Design color_match, start of the top module:
module color_match (
    input  wire       clk,
    input  wire       rst_n,
    input  wire [7:0] get_r,
    input  wire [7:0] get_g,
    input  wire [7:0] get_b,
    input  wire [7:0] set_r,
    input  wire [7:0] set_g,
    input  wire [7:0] set_b,
    input  wire [2:0] threshold_level,
    output wire [8:0] get_h,
    output wire [7:0] get_s,
    output wire [7:0] get_v,
    output wire [8:0] set_h,
    output wire [7:0] set_s,
    output wire [7:0] set_v,
    output wire [1:0] similar_flag
);
Size in the first run: about 4,300 cells after synthesis, ~170 flip-flops, roughly 110 I/O pins.
Settings: LEC_CHECK=0, CAP_MARGIN=20, CELL_PAD_IN_SITES_GLOBAL_PLACEMENT=1, CORE_MARGIN=3, CORE_UTILIZATION=51, CTS_CLUSTER_SIZE=45, GPL_ROUTABILITY_DRIVEN=1, MAX_ROUTING_LAYER=met5, MIN_ROUTING_LAYER=met1, SLEW_MARGIN=20, TNS_END_PERCENT=25; clock period 28.0 ns.
run.sh (not shown) runs the stock make flow with config.mk's settings and CLKGATE_MAP_FILE=.
==> next run, changes <==
CORE_UTILIZATION = 40   (was 51)
GPL_ROUTABILITY_DRIVEN = 0   (was 1)
MIN_ROUTING_LAYER = met2   (was met1)
TNS_END_PERCENT = not set   (was 25)
=> The changed run completed without violations. Worst setup slack loses 0.17 ns. Worst hold slack hardly moves. Sequential share of layout area is lower by 0.36 points. Design area rises by 3.5%. Clock skew is higher by 0.014 ns. Core utilization goes down by 12 points. Flip-flop count stays the same. Critical path depth is higher by 5.

Starting RTL as in the previous note.
make LEC_CHECK=0 ABC_AREA=1 CAP_MARGIN=20 CORE_ASPECT_RATIO=0.53 CORE_MARGIN=9 CORE_UTILIZATION=39 CTS_CLUSTER_SIZE=47 MAX_ROUTING_LAYER=met5 PLACE_DENSITY=0.48 SETUP_SLACK_MARGIN=3.45 SLEW_MARGIN=5 TNS_END_PERCENT=10 finish   # period 19.4 ns
The baseline produced a layout that fails on setup timing.
Then changed:
==> flow/config.mk (replaced) <==
export PLATFORM = sky130hd
export DESIGN_NAME = color_match
export DESIGN_NICKNAME = color_match
export VERILOG_FILES = /design/flow/design.v
export SDC_FILE = /design/flow/constraint.sdc
export NUM_CORES = 4
export LEC_CHECK = 0
export ABC_AREA = 1
export CAP_MARGIN = 20
export CORE_ASPECT_RATIO = 1.43
export CORE_MARGIN = 2
export CORE_UTILIZATION = 72
export CTS_CLUSTER_DIAMETER = 243
export CTS_CLUSTER_SIZE = 47
export MAX_ROUTING_LAYER = met4
export PLACE_DENSITY_LB_ADDON = 0.01
export SETUP_SLACK_MARGIN = 3.45
export SLEW_MARGIN = 25
export TNS_END_PERCENT = 10
==> flow/constraint.sdc (replaced) <==
create_clock -name core_clock -period 27.5 [get_ports {clk}]
set_input_delay 5.5000 -clock core_clock [delete_from_list [all_inputs] [get_ports {clk}]]
set_output_delay 5.5000 -clock core_clock [all_outputs]
set_load 0.01 [all_outputs]
Outcome: Now the flow stopped in global routing (5_1_grt), error GRT-0232; synthesized area stays the same; die area went down by 50%; synthesized cell count does not change.
Then changed:
==> flow/config.mk (replaced) <==
export PLATFORM = sky130hd
export DESIGN_NAME = color_match
export DESIGN_NICKNAME = color_match
export VERILOG_FILES = /design/flow/design.v
export SDC_FILE = /design/flow/constraint.sdc
export NUM_CORES = 4
export LEC_CHECK = 0
export CAP_MARGIN = 20
export CORE_MARGIN = 2
export CORE_UTILIZATION = 44
export PLACE_DENSITY = 0.6
export SLEW_MARGIN = 20
==> flow/constraint.sdc (replaced) <==
create_clock -name core_clock -period 27.2 [get_ports {clk}]
set_input_delay 5.4400 -clock core_clock [delete_from_list [all_inputs] [get_ports {clk}]]
set_output_delay 5.4400 -clock core_clock [all_outputs]
set_load 0.01 [all_outputs]
This time the run finished with timing, DRC and antenna clean.
Die area grows by 63%.
Synthesized area goes up by 0.72%.
Synthesized cell count came out lower by 15%.

== run A ==
Starting RTL as in the previous note.
clock: 17.2 ns
lec_check: 0
abc_area: 1
cap_margin: 20
core_aspect_ratio: 0.5
core_margin: 2
core_utilization: 72
cts_cluster_diameter: 393
cts_cluster_size: 99
place_density: 0.4
setup_slack_margin: 4.07
slew_margin: 20
tns_end_percent: 10
Tool error DPL-0038 stopped run A during clock tree synthesis (4_1_cts); no final results.
For run B, these inputs were changed with respect to run A:
# run A
export LEC_CHECK = 0
export ABC_AREA = 1
export CAP_MARGIN = 20
export CORE_ASPECT_RATIO = 0.5
export CORE_MARGIN = 2
export CORE_UTILIZATION = 72
export CTS_CLUSTER_DIAMETER = 393
export CTS_CLUSTER_SIZE = 99
export PLACE_DENSITY = 0.4
export SETUP_SLACK_MARGIN = 4.07
export SLEW_MARGIN = 20
export TNS_END_PERCENT = 10
create_clock -name core_clock -period 17.2 [get_ports {clk}]
# run B
export LEC_CHECK = 0
export CAP_MARGIN = 20
export CORE_MARGIN = 2
export CORE_UTILIZATION = 56
export SETUP_SLACK_MARGIN = 4.39
export SLEW_MARGIN = 20
create_clock -name core_clock -period 15.1 [get_ports {clk}]
[summary]
- Taking run A as the reference, in run B sequential cell area fraction in the yosys report shows no meaningful change; cell area reported after detailed placement shows an increase of about 3.6%.
- Going from run A to run B, total number of placement rows grew by more than half.
- Diff run A and run B: effective utilization at floorplan lower in run B
- Layout checks on run B: not met. Flow itself completed; violations: negative setup slack.
- Run B ended with more netlist area before placement than run A.
- The gate count after technology mapping reported for run B is smaller than that of run A by about 15%.
- Run B vs run A: mux share of post-synthesis cell area up in run B
- The die used by run B is larger than the one used by run A.
- Diff run A -> run B: number of placed instances, taps included decreased about 8%; vertical die dimension increased 92 µm.
#### Input delta (run C over run B)
# run B
export LEC_CHECK = 0
export CAP_MARGIN = 20
export CORE_MARGIN = 2
export CORE_UTILIZATION = 56
export SETUP_SLACK_MARGIN = 4.39
export SLEW_MARGIN = 20
create_clock -name core_clock -period 15.1 [get_ports {clk}]
# run C
export LEC_CHECK = 0
export CAP_MARGIN = 20
export CORE_MARGIN = 2
export CORE_UTILIZATION = 65
export MAX_ROUTING_LAYER = met4
export SETUP_SLACK_MARGIN = 4.43
export SLEW_MARGIN = 20
create_clock -name core_clock -period 29.3 [get_ports {clk}]
## What came out
Routed length on met2, run B and run C: larger value in run B. Run C: register fraction of the total cell area higher than run B. Note that the instance count on the critical path recorded for run B amounts to 0.944 times the value seen in run C. Looking at slowest cell on the critical path, the or4_4 result is from run B; the or4b_4 one comes from run C. Run C: complete, dirty (negative setup slack).
For run D, these inputs were changed with respect to run C:
# run C
export LEC_CHECK = 0
export CAP_MARGIN = 20
export CORE_MARGIN = 2
export CORE_UTILIZATION = 65
export MAX_ROUTING_LAYER = met4
export SETUP_SLACK_MARGIN = 4.43
export SLEW_MARGIN = 20
create_clock -name core_clock -period 29.3 [get_ports {clk}]
# run D
export LEC_CHECK = 0
export CAP_MARGIN = 20
export CORE_MARGIN = 2
export CORE_UTILIZATION = 45
export PLACE_DENSITY = 0.6
export SLEW_MARGIN = 20
create_clock -name core_clock -period 17.2 [get_ports {clk}]
Results
Layout checks on run D: not met. Flow itself completed; violations: negative setup slack.
The lower worst setup slack came out of run D.
Taking run C as the reference, in run D maximum clock skew at final layout shrank by 0.025 ns; global-route wire length before repair picked up an extra 13000 µm; cell count after placement saw an increase; finished layout cell area increased by 17% relative to the old numbers; final routed wirelength across all metal layers fell by about 11%.
Compared with run C, run D shows number of gates given a new drive strength after cts that has gone down by more than a quarter.
Run D: length in cells of the worst reg-to-reg path lower than run C
Via count of run D falls short of that of run C by a few percent.
Relative to run D, the following input files were edited for run E:
# run D
export LEC_CHECK = 0
export CAP_MARGIN = 20
export CORE_MARGIN = 2
export CORE_UTILIZATION = 45
export PLACE_DENSITY = 0.6
export SLEW_MARGIN = 20
create_clock -name core_clock -period 17.2 [get_ports {clk}]
# run E
export LEC_CHECK = 0
export CAP_MARGIN = 20
export CORE_MARGIN = 2
export CORE_UTILIZATION = 52
export CTS_CLUSTER_SIZE = 99
export PLACE_DENSITY = 0.6
export SETUP_SLACK_MARGIN = 4.07
export SLEW_MARGIN = 20
create_clock -name core_clock -period 17.2 [get_ports {clk}]
[summary]
Run E had finished all stages when the layout checks came back failing, citing negative setup slack. Looking at met2 layer wire length in the routed design, run E sits about 3.5% higher than run D does. Per the comparison of run E with run D, via count rose 2.9%, worst-margin pin slew climbed 0.10 ns, flip-flop count about even, final net count now sits at about the same level. When run E is set beside run D, its global-route wire length before repair turns out to be 3800 µm larger. Taking run D as the reference, in run E setup slack climbed 0.26 ns, design area barely changed, part of the cycle the worst path needs dropped 1.5 points.
The inputs of run F differ from those of run E as listed below.
# run E
export LEC_CHECK = 0
export CAP_MARGIN = 20
export CORE_MARGIN = 2
export CORE_UTILIZATION = 52
export CTS_CLUSTER_SIZE = 99
export PLACE_DENSITY = 0.6
export SETUP_SLACK_MARGIN = 4.07
export SLEW_MARGIN = 20
create_clock -name core_clock -period 17.2 [get_ports {clk}]
# run F
export LEC_CHECK = 0
export CAP_MARGIN = 20
export CORE_MARGIN = 2
export CORE_UTILIZATION = 65
export MAX_ROUTING_LAYER = met4
export PLACE_DENSITY = 0.6
export SETUP_SLACK_MARGIN = 3.64
export SLEW_MARGIN = 20
create_clock -name core_clock -period 28.0 [get_ports {clk}]
Although it ran to completion, run F produced a layout that fails the final checks because of negative setup slack.
The lower global-route met2 utilization of run E and run F is in run E.
Relative to run E, number of vias per cell after detailed routing has gone up in run F.
Re share of the clock period used by the worst path after layout: run E was higher than run F.
Taking run F as 1.0, run E lands at 1.17 on final cell area excluding filler cells.
Summary of run F over run E: fmax went down; placement-stage worst setup slack went up; cell area after placement went down.

color_match again, from the RTL that the note above started with.
Design color_match, start of the top module:
module color_match (
    input  wire       clk,
    input  wire       rst_n,
    input  wire [7:0] get_r,
    input  wire [7:0] get_g,
    input  wire [7:0] get_b,
    input  wire [7:0] set_r,
    input  wire [7:0] set_g,
    input  wire [7:0] set_b,
    input  wire [2:0] threshold_level,
    output wire [8:0] get_h,
    output wire [7:0] get_s,
    output wire [7:0] get_v,
    output wire [8:0] set_h,
    output wire [7:0] set_s,
    output wire [7:0] set_v,
    output wire [1:0] similar_flag
);
    rgb_hsv rgb_hsv_get_inst (
        .clk   (clk),
        .rst   (rst_n),
        .rgb_r (get_r),
        .rgb_g (get_g),
        .rgb_b (get_b),
        .hsv_h (get_h),
        .hsv_s (get_s),
        .hsv_v (get_v)
    );
    rgb_hsv rgb_hsv_set_inst (
        .clk   (clk),
        .rst   (rst_n),
        .rgb_r (set_r),
        .rgb_g (set_g),
        .rgb_b (set_b),
        .hsv_h (set_h),
        .hsv_s (set_s),
        .hsv_v (set_v)
    );
    HSVComparator HSVComparator_inst (
        .clk             (clk),
        .hsv_get_h       (get_h),
        .hsv_get_s       ({1'b0, get_s}),
        .hsv_get_v       ({1'b0, get_v}),
        .hsv_set_h       (set_h),
        .hsv_set_s       ({1'b0, set_s}),
        .hsv_set_v       ({1'b0, set_v}),
        .threshold_level (threshold_level),
        .similar_flag    (similar_flag)
    );
endmodule
==> flow/config.mk <==
export PLATFORM = sky130hd
export DESIGN_NAME = color_match
export DESIGN_NICKNAME = color_match
export VERILOG_FILES = /design/flow/design.v
export SDC_FILE = /design/flow/constraint.sdc
export NUM_CORES = 4
export LEC_CHECK = 0
export ABC_AREA = 1
export CAP_MARGIN = 20
export CORE_ASPECT_RATIO = 0.5
export CORE_MARGIN = 2
export CORE_UTILIZATION = 52
export CTS_CLUSTER_DIAMETER = 393
export CTS_CLUSTER_SIZE = 99
export PLACE_DENSITY = 0.6
export SETUP_SLACK_MARGIN = 4.07
export SLEW_MARGIN = 20
==> flow/constraint.sdc <==
create_clock -name core_clock -period 17.2 [get_ports {clk}]
set_input_delay 3.4400 -clock core_clock [delete_from_list [all_inputs] [get_ports {clk}]]
set_output_delay 3.4400 -clock core_clock [all_outputs]
set_load 0.01 [all_outputs]
The baseline reached the layout checks and failed them: setup timing.
Edit:
- CAP_MARGIN: 20 -> 5
- CORE_ASPECT_RATIO: 0.5 -> not set
- CORE_UTILIZATION: 52 -> 71
- CTS_CLUSTER_SIZE: 99 -> 33
- HOLD_SLACK_MARGIN: not set -> -0.1
- PLACE_DENSITY: 0.6 -> not set
- SETUP_SLACK_MARGIN: 4.07 -> not set
- clock period: 17.2 -> 18.3 ns (I/O delays scaled with it)
The new run stopped in 4_1_cts (DPL-0038); die area came out lower by 27%; synthesized cell count stays the same; area after synthesis stays the same.

The RTL this note starts from:
==> flow/design.v <==
module  rgb_hsv(
	input                         clk,
	input                         rst,	
	input	     [7:0]            rgb_r,
	input	     [7:0]            rgb_g,
	input	     [7:0]            rgb_b,	
	output reg [8:0] 			  hsv_h, 
	output reg [7:0] 			  hsv_s, 
	output reg [7:0] 			  hsv_v  
);
reg [7:0] top; 
reg [13:0] top_60; 
reg [2:0] rgb_se;
reg [2:0] rgb_se_n; 
reg [7:0] max; 
reg [7:0] min; 
reg [7:0] max_min; 
reg [7:0] hsv_s_m;
reg [7:0] max_n;
reg [7:0] division; 
wire r_g, r_b, g_b;
assign r_g = (rgb_r > rgb_g)? 1'b1:1'b0; 
assign r_b = (rgb_r > rgb_b)? 1'b1:1'b0; 
assign g_b = (rgb_g > rgb_b)? 1'b1:1'b0; 
always @ (posedge clk or negedge rst)
begin
	if (!rst)
	begin
		max <= 8'd0;
		min <= 8'd0;
		top <= 8'd0;
		rgb_se <= 3'b010;
	end
	else 
	begin
	case ({r_g,r_b,g_b})
	3'b000:
			begin 
			max <= rgb_b;
			min <= rgb_r;
			top <= rgb_g - rgb_r; 
			rgb_se <= 3'b000;
			end
	3'b001:
			begin 
			max <= rgb_g;
			min <= rgb_r;
			top <= rgb_b - rgb_r; 
			rgb_se <= 3'b001;
			end
	3'b011:
			begin 
			max <= rgb_g;
			min <= rgb_b;
			top <= rgb_r - rgb_b; 
			rgb_se <= 3'b011;
			end
	3'b100:
			begin 
			max <= rgb_b;
			min <= rgb_g;
			top <= rgb_r - rgb_g; 
			rgb_se <= 3'b100;
			end
	3'b110:
			begin 
			max <= rgb_r;
			min <= rgb_g;
			top <= rgb_b - rgb_g; 
			rgb_se <= 3'b110;
			end
	3'b111:
			begin 
			max <= rgb_r;
			min <= rgb_b;
			top <= rgb_g - rgb_b; 
			rgb_se <= 3'b111;
			end
	default
			begin
			max <= 8'd0;
			min <= 8'd0;
			top <= 8'd0;
			rgb_se <= 3'b010;
			end
	endcase
end
end
always @ (posedge clk or negedge rst)
begin
	if (!rst)
		begin
		top_60 <= 14'd0;
		rgb_se_n <= 3'b010;
		max_min <= 8'd0;
		max_n <= 8'd0;
		end
	else
		begin
		top_60 <= {top,6'b000000} - {top,2'b00}; 
		rgb_se_n <= rgb_se;
		max_min <= max - min;
		max_n <= max;
		end
end
always @ (*)
begin
	division = (max_min > 8'd0) ? top_60 / max_min : 8'd240; 
end
always @ (posedge clk or negedge rst)
begin
	if (!rst)
		hsv_h <= 9'd0;
	else 
	begin
	case (rgb_se_n)
	3'b000:
			hsv_h <= 9'd240 - division; 
	3'b001:
			hsv_h <= 9'd120 + division; 
	3'b011:
			hsv_h <= 9'd120 - division; 
	3'b100:
			hsv_h <= 9'd240 + division; 
	3'b110:
			hsv_h <= 9'd360 - division; 
	3'b111:
			hsv_h <= division; 
	default
			hsv_h <= 9'd0;
	endcase
end
end
always @ (*)
begin
	hsv_s_m = (max_n > 8'd0)? ((max_min == max_n) ? 8'd255 : {max_min[7:0],8'b00000000} / max_n) : 8'd0;
end
always@(posedge clk or negedge rst)
begin
	if (!rst)
      hsv_s <= 8'd0;
	else
	hsv_s <= hsv_s_m;
end
always@(posedge clk or negedge rst)
begin
  if (!rst)
  hsv_v <= 8'd0;
  else
  hsv_v <= max_n;
 end
endmodule
module HSVComparator (
    input   clk,
    input wire [8:0] hsv_get_h, hsv_get_s, hsv_get_v,
    input wire [8:0] hsv_set_h, hsv_set_s, hsv_set_v,
    input wire [2:0] threshold_level,
    output reg [1:0] similar_flag  
);
parameter THRESHOLD1_H = 60, THRESHOLD1_S = 32, THRESHOLD1_V = 32;   
parameter THRESHOLD2_H = 15, THRESHOLD2_S = 8,  THRESHOLD2_V = 8;  
parameter THRESHOLD3_H = 10, THRESHOLD3_S = 5,  THRESHOLD3_V = 5;  
parameter THRESHOLD4_H = 5,  THRESHOLD4_S = 3,  THRESHOLD4_V = 3;   
reg [8:0] h_diff, s_diff, v_diff;
function [8:0] abs_diff;
    input [8:0] a, b;
    if (a > b) begin
        abs_diff = a - b;
    end else begin
        abs_diff = b - a;
    end
endfunction
always @(posedge clk) begin
    similar_flag <= 2'b0;  
    h_diff = abs_diff(hsv_get_h, hsv_set_h);
    s_diff = abs_diff(hsv_get_s, hsv_set_s);
    v_diff = abs_diff(hsv_get_v, hsv_set_v);
    if (h_diff > 180) begin
        h_diff = 360 - h_diff;
    end
    if ({hsv_set_h,hsv_set_s,hsv_set_v} == 24'b0)begin
        similar_flag <= 2'b10;
    end
    else begin
    case(threshold_level)
        3'b000: begin  
            if (h_diff <= THRESHOLD1_H && s_diff <= THRESHOLD1_S && v_diff <= THRESHOLD1_V) begin
                similar_flag <= 2'b01;  
            end
        end
        3'b001: begin  
            if (h_diff <= THRESHOLD2_H && s_diff <= THRESHOLD2_S && v_diff <= THRESHOLD2_V) begin
                similar_flag <= 2'b01;  
            end
        end
        3'b010: begin  
            if (h_diff <= THRESHOLD3_H && s_diff <= THRESHOLD3_S && v_diff <= THRESHOLD3_V) begin
                similar_flag <= 2'b01;  
            end
        end
        3'b111: begin  
            if (h_diff <= THRESHOLD4_H && s_diff <= THRESHOLD4_S && v_diff <= THRESHOLD4_V) begin
                similar_flag <= 2'b01;  
            end
        end
        default: ;  
    endcase 
    end
end
endmodule
module color_match (
    input  wire       clk,
    input  wire       rst_n,
    input  wire [7:0] get_r,
    input  wire [7:0] get_g,
    input  wire [7:0] get_b,
    input  wire [7:0] set_r,
    input  wire [7:0] set_g,
    input  wire [7:0] set_b,
    input  wire [2:0] threshold_level,
    output wire [8:0] get_h,
    output wire [7:0] get_s,
    output wire [7:0] get_v,
    output wire [8:0] set_h,
    output wire [7:0] set_s,
    output wire [7:0] set_v,
    output wire [1:0] similar_flag
);
    rgb_hsv rgb_hsv_get_inst (
        .clk   (clk),
        .rst   (rst_n),
        .rgb_r (get_r),
        .rgb_g (get_g),
        .rgb_b (get_b),
        .hsv_h (get_h),
        .hsv_s (get_s),
        .hsv_v (get_v)
    );
    rgb_hsv rgb_hsv_set_inst (
        .clk   (clk),
        .rst   (rst_n),
        .rgb_r (set_r),
        .rgb_g (set_g),
        .rgb_b (set_b),
        .hsv_h (set_h),
        .hsv_s (set_s),
        .hsv_v (set_v)
    );
    HSVComparator HSVComparator_inst (
        .clk             (clk),
        .hsv_get_h       (get_h),
        .hsv_get_s       ({1'b0, get_s}),
        .hsv_get_v       ({1'b0, get_v}),
        .hsv_set_h       (set_h),
        .hsv_set_s       ({1'b0, set_s}),
        .hsv_set_v       ({1'b0, set_v}),
        .threshold_level (threshold_level),
        .similar_flag    (similar_flag)
    );
endmodule
clock: 18.3 ns
lec_check: 0
abc_area: 1
cap_margin: 20
core_margin: 2
core_utilization: 71
cts_cluster_diameter: 236
cts_cluster_size: 33
hold_slack_margin: -0.1
place_density: 0.95
slew_margin: 20
The first run ended with an error in clock tree synthesis.
Rerun with:
- CORE_UTILIZATION: 71 -> 48
- CTS_CLUSTER_DIAMETER: 236 -> 49
- CTS_CLUSTER_SIZE: 33 -> 100
- HOLD_SLACK_MARGIN: -0.1 -> default
- PLACE_DENSITY: 0.95 -> default
- clock period: 18.3 -> 28.0 ns (I/O delays scaled with it)
- This time the run completed without violations
- synthesized area does not change
- die area rose by 47%
- synthesized cell count does not change
Rerun with:
- ABC_AREA: 1 -> default
- CORE_UTILIZATION: 48 -> 40
- CTS_CLUSTER_DIAMETER: 49 -> default
- CTS_CLUSTER_SIZE: 100 -> default
- HOLD_SLACK_MARGIN: default -> -0.06
- PLACE_DENSITY: default -> 0.6
- SETUP_SLACK_MARGIN: default -> -2.0
- TNS_END_PERCENT: default -> 60
Effect:
- The new run produced a layout that fails on negative setup slack
- first-iteration DRC count is higher by 31%
- worst setup slack got worse by 2.9 ns
- sequential cell count does not change
- non-clock buffer count went up by 134
- clock-buffer cell count falls by 2
Rerun with:
- ABC_AREA: default -> 0
- CORE_UTILIZATION: 40 -> 48
- CTS_CLUSTER_DIAMETER: default -> 344
- CTS_CLUSTER_SIZE: default -> 100
- HOLD_SLACK_MARGIN: -0.06 -> default
- PLACE_DENSITY: 0.6 -> default
- SETUP_SLACK_MARGIN: -2.0 -> default
- TNS_END_PERCENT: 60 -> 35
Now the flow finished clean.
Flip-flop count is unchanged.
Setup slack gains 1.5 ns.
Non-clock buffer count goes up by 111.
Fmax climbs by 5.5%.
